run 1:
==> flow/design.v (excerpt) <==
module Risc_16_bit(
 input clk,
 input rst,
 output [15:0] imem_addr,
 input  [15:0] imem_data,
 output        dmem_we,
 output [2:0]  dmem_addr,
 output [15:0] dmem_wdata
);
 wire jump,bne,beq,mem_read,mem_write,alu_src,reg_dst,mem_to_reg,reg_write;
 wire[1:0] alu_op;
 wire [3:0] opcode;
 Datapath_Unit DU
 (
  .clk(clk),
  .rst(rst),
  .imem_addr(imem_addr),
  .imem_data(imem_data),
  .trace_we(dmem_we),
  .trace_addr(dmem_addr),
  .trace_wdata(dmem_wdata),
  .jump(jump),
  .beq(beq),
  .mem_read(mem_read),
  .mem_write(mem_write),
  .alu_src(alu_src),
  .reg_dst(reg_dst),
  .mem_to_reg(mem_to_reg),
  .reg_write(reg_write),
  .bne(bne),
  .alu_op(alu_op),
  .opcode(opcode)
 );
 Control_Unit control
 (
  .opcode(opcode),
  .reg_dst(reg_dst),
  .mem_to_reg(mem_to_reg),
  .alu_op(alu_op),
  .jump(jump),
  .bne(bne),
  .beq(beq),
  .mem_read(mem_read),
  .mem_write(mem_write),
  .alu_src(alu_src),
  .reg_write(reg_write)
 );
endmodule
Size: about 1,900 cells after synthesis, about 290 flip-flops, ~54 I/O pins, roughly 20,000 sq um of cells after synthesis.
Settings: LEC_CHECK=0, CAP_MARGIN=40, CELL_PAD_IN_SITES_GLOBAL_PLACEMENT=0, CORE_MARGIN=9, CORE_UTILIZATION=29, GPL_ROUTABILITY_DRIVEN=0, GPL_TIMING_DRIVEN=0, SETUP_SLACK_MARGIN=-0.18, SLEW_MARGIN=30; clock period 4.79 ns.
run.sh (not shown) runs the stock make flow with config.mk's settings and CLKGATE_MAP_FILE=.
Run 1 finished every stage; the final checks, however, were not passed, the failures being setup timing.
Input-level comparison between run 2 and run 1:
- GPL_ROUTABILITY_DRIVEN: 0 -> unset
- SETUP_SLACK_MARGIN: -0.18 -> unset
- CORE_MARGIN: 9 -> 2
- SLEW_MARGIN: 30 -> 20
- CORE_UTILIZATION: 29 -> 72
- CELL_PAD_IN_SITES_GLOBAL_PLACEMENT: 0 -> unset
- GPL_TIMING_DRIVEN: 0 -> unset
- CAP_MARGIN: 40 -> 20
- the clock period (ns, I/O delays scaled along): 4.79 -> 2.25
## What came out
- The runs compared here, run 2 and run 1, all ended either early or with open violations.
- Flow for run 2 halted at clock tree synthesis (4_1_cts), error code DPL-0038.
- Row count for run 2: about 36% down relative to run 1
- Run 2 vs run 1, die area went down by about 60%.
- On synthesized area, run 2 and run 1 are basically level.
Setup changes, run 2 to run 3
- CORE_UTILIZATION now 58, was 72
- the clock period (ns, I/O delays scaled along) now 4.97, was 2.25
--- outcome ---
FAIL for each of run 3 and run 2
Run 2: it failed with a tool error in clock tree synthesis (4_1_cts), so there are no final results.
Although run 3 finished all stages, its layout failed final checks on setup timing.
There was hardly any difference in gate count after technology mapping between run 2 and run 3.
The run showing the smaller chip footprint is run 2.
As of run 3, post-detailed-placement cell area had fallen by a few percent compared to run 2.
Run 2 → run 3: die height went up; initial standard-cell utilization of the core went down; count of buffers inserted at the top-level ports did not really move; placed wire-length estimate after detailed placement went down.
Re cell area after synthesis: no difference whatsoever between run 2 and run 3.
The following lists how run 4 was set up differently from run 3:
- swapping 58 for 68 in CORE_UTILIZATION
- putting CTS_CLUSTER_DIAMETER at 206 where nothing was set
- putting CTS_CLUSTER_SIZE at 24 where nothing was set
- swapping 4.97 for 5.56 in the clock period (ns, I/O delays scaled along)
Notes after the runs:
- Sort run 4 and run 3 by global-route usage, ascending, and run 3 comes first.
- Measured against each other, run 4 and run 3 differ in number of tap cells added at floorplan, the higher figure coming from run 3.
- STATUS run=run 3 STAGES=ALL_DONE FINAL_CHECKS=FAILED CAUSE=setup timing
- Run 4 -> stages 100% | layout checks FAIL | setup timing
- As of run 4, site row count had fallen by a little under 10% compared to run 3.
- Pin count of the biggest net entering global routing | run 4 below run 3

========
Starting RTL as in the previous note.
export LEC_CHECK = 0
export ABC_AREA = 1
export CAP_MARGIN = 40
export CORE_ASPECT_RATIO = 0.5
export CORE_MARGIN = 2
export CORE_UTILIZATION = 72
export CTS_CLUSTER_DIAMETER = 397
export CTS_CLUSTER_SIZE = 97
export SETUP_SLACK_MARGIN = 0.08
export SLEW_MARGIN = 20
create_clock -name core_clock -period 1.3 [get_ports {clk}]
The starting point did not get past 4_1_cts.
Edit:
==> flow/config.mk (replaced) <==
export PLATFORM = sky130hd
export DESIGN_NAME = Risc_16_bit
export DESIGN_NICKNAME = Risc_16_bit
export VERILOG_FILES = /design/flow/design.v
export SDC_FILE = /design/flow/constraint.sdc
export NUM_CORES = 4
export LEC_CHECK = 0
export ABC_AREA = 1
export CAP_MARGIN = 20
export CORE_MARGIN = 2
export CORE_UTILIZATION = 63
export SLEW_MARGIN = 20
==> flow/constraint.sdc (replaced) <==
create_clock -name core_clock -period 2.63 [get_ports {clk}]
set_input_delay 0.5260 -clock core_clock [delete_from_list [all_inputs] [get_ports {clk}]]
set_output_delay 0.5260 -clock core_clock [all_outputs]
set_load 0.01 [all_outputs]
After rerunning: The changed run stopped in 5_1_grt with GRT-0232. Die size came out higher by 14%. Synthesized cell count is unchanged. Area after synthesis is unchanged.
Edit:
--- a/flow/config.mk
+++ b/flow/config.mk
@@ -7,6 +7,6 @@
 export LEC_CHECK = 0
-export ABC_AREA = 1
 export CAP_MARGIN = 20
 export CORE_MARGIN = 2
-export CORE_UTILIZATION = 63
+export CORE_UTILIZATION = 54
+export SETUP_SLACK_MARGIN = 1.18
 export SLEW_MARGIN = 20
==> flow/constraint.sdc (replaced) <==
create_clock -name core_clock -period 4.3 [get_ports {clk}]
set_input_delay 0.8600 -clock core_clock [delete_from_list [all_inputs] [get_ports {clk}]]
set_output_delay 0.8600 -clock core_clock [all_outputs]
set_load 0.01 [all_outputs]
Effect: With this change the flow finished with setup timing left; die area rose by about a fifth; synthesized area increases by a few percent; synthesized cell count drops by about a fifth.
Edit:
--- a/flow/config.mk
+++ b/flow/config.mk
@@ -9,4 +9,3 @@
 export CORE_MARGIN = 2
-export CORE_UTILIZATION = 54
-export SETUP_SLACK_MARGIN = 1.18
+export CORE_UTILIZATION = 65
 export SLEW_MARGIN = 20
==> flow/constraint.sdc (replaced) <==
create_clock -name core_clock -period 5.5 [get_ports {clk}]
set_input_delay 1.1000 -clock core_clock [delete_from_list [all_inputs] [get_ports {clk}]]
set_output_delay 1.1000 -clock core_clock [all_outputs]
set_load 0.01 [all_outputs]
The new run ran to the end with violations: setup timing.
Critical path depth goes down by 5.
Synthesized cell count does not change.
Combinational power came out lower by a quarter to a third.
Cell area shrinks by roughly a tenth.
Worst hold slack gains 79 ps.
Power and IR drop assume default switching activity.
